==> inputs of run C <==
Design multiplier, start of the top module:
module multiplier (
    output Ready,
    output Valid,
    output [31:0] R,
    input [15:0] X,
    input [15:0] Y,
    input Clk,
    input Rst
);
make LEC_CHECK=0 ABC_AREA=0 CAP_MARGIN=15 CELL_PAD_IN_SITES_DETAIL_PLACEMENT=1 CELL_PAD_IN_SITES_GLOBAL_PLACEMENT=0 CORE_MARGIN=4 CORE_UTILIZATION=70 CTS_CLUSTER_DIAMETER=234 GPL_ROUTABILITY_DRIVEN=1 GPL_TIMING_DRIVEN=0 HOLD_SLACK_MARGIN=0.09 MAX_ROUTING_LAYER=met4 PLACE_DENSITY_LB_ADDON=0.1 SETUP_SLACK_MARGIN=2.99 SLEW_MARGIN=35 TNS_END_PERCENT=85 finish   # period 15.0 ns
run.sh (not shown) runs the stock make flow with config.mk's settings and CLKGATE_MAP_FILE=.
==> run B (differences from run C) <==
Settings changed: ABC_AREA 0 to unset, CAP_MARGIN 15 to 20, CELL_PAD_IN_SITES_DETAIL_PLACEMENT 1 to unset, CELL_PAD_IN_SITES_GLOBAL_PLACEMENT 0 to unset, CORE_MARGIN 4 to 2, CTS_CLUSTER_DIAMETER 234 to unset, CTS_CLUSTER_SIZE set to 56, GPL_ROUTABILITY_DRIVEN 1 to unset, GPL_TIMING_DRIVEN 0 to unset, HOLD_SLACK_MARGIN 0.09 to unset, MAX_ROUTING_LAYER met4 to unset, PLACE_DENSITY_LB_ADDON 0.1 to 0.28, SETUP_SLACK_MARGIN 2.99 to -0.67, SLEW_MARGIN 35 to 20, TNS_END_PERCENT 85 to 40.
==> flow/constraint.sdc (replaced) <==
create_clock -name core_clock -period 11.1 [get_ports {Clk}]
set_input_delay 2.2200 -clock core_clock [delete_from_list [all_inputs] [get_ports {Clk}]]
set_output_delay 2.2200 -clock core_clock [all_outputs]
set_load 0.01 [all_outputs]
==> run E (differences from run C) <==
Settings changed: CAP_MARGIN 15 to 35, CELL_PAD_IN_SITES_DETAIL_PLACEMENT 1 to 0, CELL_PAD_IN_SITES_GLOBAL_PLACEMENT 0 to unset, CORE_ASPECT_RATIO set to 0.5, CORE_MARGIN 4 to 10, CORE_UTILIZATION 70 to 50, CTS_CLUSTER_DIAMETER 234 to 260, CTS_CLUSTER_SIZE set to 98, GPL_ROUTABILITY_DRIVEN 1 to 0, GPL_TIMING_DRIVEN 0 to unset, HOLD_SLACK_MARGIN 0.09 to 0.28, PLACE_DENSITY_LB_ADDON 0.1 to 0.3, SETUP_SLACK_MARGIN 2.99 to unset, SLEW_MARGIN 35 to 5, TNS_END_PERCENT 85 to 5.
==> run D (differences from run C) <==
Settings changed: ABC_AREA 0 to unset, CAP_MARGIN 15 to 20, CELL_PAD_IN_SITES_DETAIL_PLACEMENT 1 to unset, CELL_PAD_IN_SITES_GLOBAL_PLACEMENT 0 to unset, CORE_MARGIN 4 to 2, CORE_UTILIZATION 70 to 66, CTS_CLUSTER_DIAMETER 234 to unset, GPL_ROUTABILITY_DRIVEN 1 to unset, GPL_TIMING_DRIVEN 0 to unset, HOLD_SLACK_MARGIN 0.09 to unset, MAX_ROUTING_LAYER met4 to unset, PLACE_DENSITY_LB_ADDON 0.1 to unset, SETUP_SLACK_MARGIN 2.99 to 2.14, SLEW_MARGIN 35 to 20, TNS_END_PERCENT 85 to unset.
==> flow/constraint.sdc (replaced) <==
create_clock -name core_clock -period 8.75 [get_ports {Clk}]
set_input_delay 1.7500 -clock core_clock [delete_from_list [all_inputs] [get_ports {Clk}]]
set_output_delay 1.7500 -clock core_clock [all_outputs]
set_load 0.01 [all_outputs]
==> qor.csv <==
metric;value;unit
port buffer count;67;
Core Util, Final;57.82;%
die height;126.5;um
setup bufs post-CTS;0;
Die W;232.9;um
Yosys cell types;78;
met3 usage;12.35;%
status;complete, no violations;
Placeable Area;21970;um2
-- figures above: run E

==> qor.csv <==
metric;value;unit
status;stopped before the end;
Last stage;detailed placement;
tool error;[ERROR DPL-0033] detailed placement checks failed during check placement.;
Syn Area/Cell;7.190;um2
port buffer count;57;
Yosys cell types;78;
die height;135.2;um
Die W;135.2;um
cell count after synthesis;1576;
Main logic family;AND-OR/OR-AND gates;
Placeable Area;15890;um2
Row Count;46;
-- figures above: run C

==> qor.csv <==
metric;value;unit
ys async rst share;10.53;%
Die W;131.2;um
port buffer count;67;
Syn Area/Cell;7.190;um2
met3 usage;78.16;%
die height;131.2;um
Placeable Area;15830;um2
Synth flops;38;
status;stopped before the end;
Dominant cell area share;15.19;%
top cells by area;fa_1, ha_1, a21oi_1;
tool error;[ERROR GRT-0116] Global routing finished with congestion. Check the congestion regions in the DRC Viewer.;
Yosys cell types;78;
Last stage;global routing;
CTS Sinks;38;
setup bufs post-CTS;24;
-- figures above: run B

==> qor.csv <==
metric;value;unit
Yosys cell types;78;
setup bufs post-CTS;28;
tool error;[ERROR GRT-0116] Global routing finished with congestion. Check the congestion regions in the DRC Viewer.;
Last stage;global routing;
status;stopped before the end;
Placeable Area;16700;um2
Die W;135.0;um
port buffer count;67;
-- figures above: run D


---

==> inputs of garnet <==
Starting RTL as in the previous note.
==> flow/config.mk <==
export PLATFORM = sky130hd
export DESIGN_NAME = multiplier
export DESIGN_NICKNAME = multiplier
export VERILOG_FILES = /design/flow/design.v
export SDC_FILE = /design/flow/constraint.sdc
export NUM_CORES = 4
export LEC_CHECK = 0
export ABC_AREA = 0
export CAP_MARGIN = 20
export CELL_PAD_IN_SITES_DETAIL_PLACEMENT = 0
export CORE_MARGIN = 2
export CORE_UTILIZATION = 58
export CTS_CLUSTER_DIAMETER = 119
export GPL_ROUTABILITY_DRIVEN = 0
export HOLD_SLACK_MARGIN = 0.24
export MAX_ROUTING_LAYER = met4
export PLACE_DENSITY_LB_ADDON = 0.0
export SETUP_SLACK_MARGIN = -0.42
export SLEW_MARGIN = 30
export TNS_END_PERCENT = 85
==> flow/constraint.sdc <==
create_clock -name core_clock -period 9.63 [get_ports {Clk}]
set_input_delay 1.9260 -clock core_clock [delete_from_list [all_inputs] [get_ports {Clk}]]
set_output_delay 1.9260 -clock core_clock [all_outputs]
set_load 0.01 [all_outputs]
==> onyx: changes against garnet <==
==> flow/config.mk (replaced) <==
export PLATFORM = sky130hd
export DESIGN_NAME = multiplier
export DESIGN_NICKNAME = multiplier
export VERILOG_FILES = /design/flow/design.v
export SDC_FILE = /design/flow/constraint.sdc
export NUM_CORES = 4
export LEC_CHECK = 0
export ABC_AREA = 0
export CAP_MARGIN = 35
export CELL_PAD_IN_SITES_DETAIL_PLACEMENT = 0
export CORE_MARGIN = 10
export CORE_UTILIZATION = 50
export CTS_CLUSTER_DIAMETER = 260
export CTS_CLUSTER_SIZE = 98
export GPL_ROUTABILITY_DRIVEN = 0
export HOLD_SLACK_MARGIN = -0.1
export MAX_ROUTING_LAYER = met4
export PLACE_DENSITY_LB_ADDON = 0.3
export SLEW_MARGIN = 5
export TNS_END_PERCENT = 5
==> flow/constraint.sdc (replaced) <==
create_clock -name core_clock -period 15.0 [get_ports {Clk}]
set_input_delay 3.0000 -clock core_clock [delete_from_list [all_inputs] [get_ports {Clk}]]
set_output_delay 3.0000 -clock core_clock [all_outputs]
set_load 0.01 [all_outputs]
==> juniper: changes against garnet <==
==> flow/config.mk (replaced) <==
export PLATFORM = sky130hd
export DESIGN_NAME = multiplier
export DESIGN_NICKNAME = multiplier
export VERILOG_FILES = /design/flow/design.v
export SDC_FILE = /design/flow/constraint.sdc
export NUM_CORES = 4
export LEC_CHECK = 0
export ABC_AREA = 1
export CAP_MARGIN = 20
export CORE_MARGIN = 2
export CORE_UTILIZATION = 69
export SLEW_MARGIN = 20
==> flow/constraint.sdc (replaced) <==
create_clock -name core_clock -period 8.47 [get_ports {Clk}]
set_input_delay 1.6940 -clock core_clock [delete_from_list [all_inputs] [get_ports {Clk}]]
set_output_delay 1.6940 -clock core_clock [all_outputs]
set_load 0.01 [all_outputs]
==> violet: changes against garnet <==
--- a/flow/config.mk
+++ b/flow/config.mk
@@ -11,9 +11,10 @@
 export CORE_MARGIN = 2
-export CORE_UTILIZATION = 58
-export CTS_CLUSTER_DIAMETER = 119
+export CORE_UTILIZATION = 72
+export CTS_CLUSTER_DIAMETER = 359
+export CTS_CLUSTER_SIZE = 59
 export GPL_ROUTABILITY_DRIVEN = 0
-export HOLD_SLACK_MARGIN = 0.24
+export HOLD_SLACK_MARGIN = -0.1
 export MAX_ROUTING_LAYER = met4
 export PLACE_DENSITY_LB_ADDON = 0.0
-export SETUP_SLACK_MARGIN = -0.42
+export SETUP_SLACK_MARGIN = 2.7
 export SLEW_MARGIN = 30
==> flow/constraint.sdc (replaced) <==
create_clock -name core_clock -period 15.0 [get_ports {Clk}]
set_input_delay 3.0000 -clock core_clock [delete_from_list [all_inputs] [get_ports {Clk}]]
set_output_delay 3.0000 -clock core_clock [all_outputs]
set_load 0.01 [all_outputs]
==> impl_metrics.tcl <==
# flow metrics
set metrics [dict create \
    core_area_mm2 0.0133 \
    top_cells_by_area "fa_1 18%, ha_1 14%, inv_1 10%" \
    toolErrorMsg "[ERROR DPL-0038] Utilization greater than 100%, impossible to legalize" \
    dp_hpwl_um 33400 \
    syn_area_mm2 0.00945 \
    die-width_um 121 \
    die.size.y_um 121 \
    status "did not finish" \
    mux_share_pct 0 \
    ys_area_mm2 0.00945 \
    synth_stat.cells 1344 \
    stop_stage "clock tree synthesis (4_1_cts)" \
    synth_seq_share_pct 8.27 \
    num_rows 42 \
    dp_cells 1799 \
]
Source of the figures above: juniper

==> impl_metrics.tcl <==
# implementation run metrics
set metrics [dict create \
    status "finished clean" \
    die-width_um 171 \
    top_cells_by_area "fa_1 15%, ha_1 12%, a21oi_1 6.5%" \
    synth_stat.cells 1576 \
    clkCellAreaFrac_pct 1.20 \
    xor_share_pct 6.65 \
    warnings 58 \
    syn_area_mm2 0.0113 \
    synth_seq_share_pct 6.90 \
    dp_hpwl_um 33400 \
    h-tree-depth 2 \
    logic_area_mm2 0.00931 \
    dp_cells 1873 \
    die.size.y_um 171 \
    num_rows 55 \
    core_area_mm2 0.0225 \
]
Source of the figures above: onyx

==> impl_metrics.tcl <==
# implementation run metrics
set metrics [dict create \
    num_rows 51 \
    die.size.y_um 144 \
    so_faults "negative setup slack" \
    status "complete, but fails checks" \
    dp_cells 2095 \
    syn_area_mm2 0.0113 \
    dp_hpwl_um 37100 \
    setup_viol 9 \
    setup_ws_ns -2.44 \
    die-width_um 144 \
    synth_stat.cells 1576 \
    core_area_mm2 0.0193 \
]
Source of the figures above: garnet

==> impl_metrics.tcl <==
# flow metrics
set metrics [dict create \
    dp_hpwl_um 31600 \
    syn_area_mm2 0.0113 \
    syn_nets 1802 \
    status "did not finish" \
    die-width_um 129 \
    stop_stage "global routing (5_1_grt)" \
    synthDominantCellAreaShare_pct 15.2 \
    dp_cells 1778 \
    die.size.y_um 129 \
    h-tree-depth 2 \
    synth_stat.cells 1576 \
    ys_area_mm2 0.0113 \
    core_area_mm2 0.0153 \
    num_rows 45 \
    synth_seq_share_pct 6.90 \
]
Source of the figures above: violet

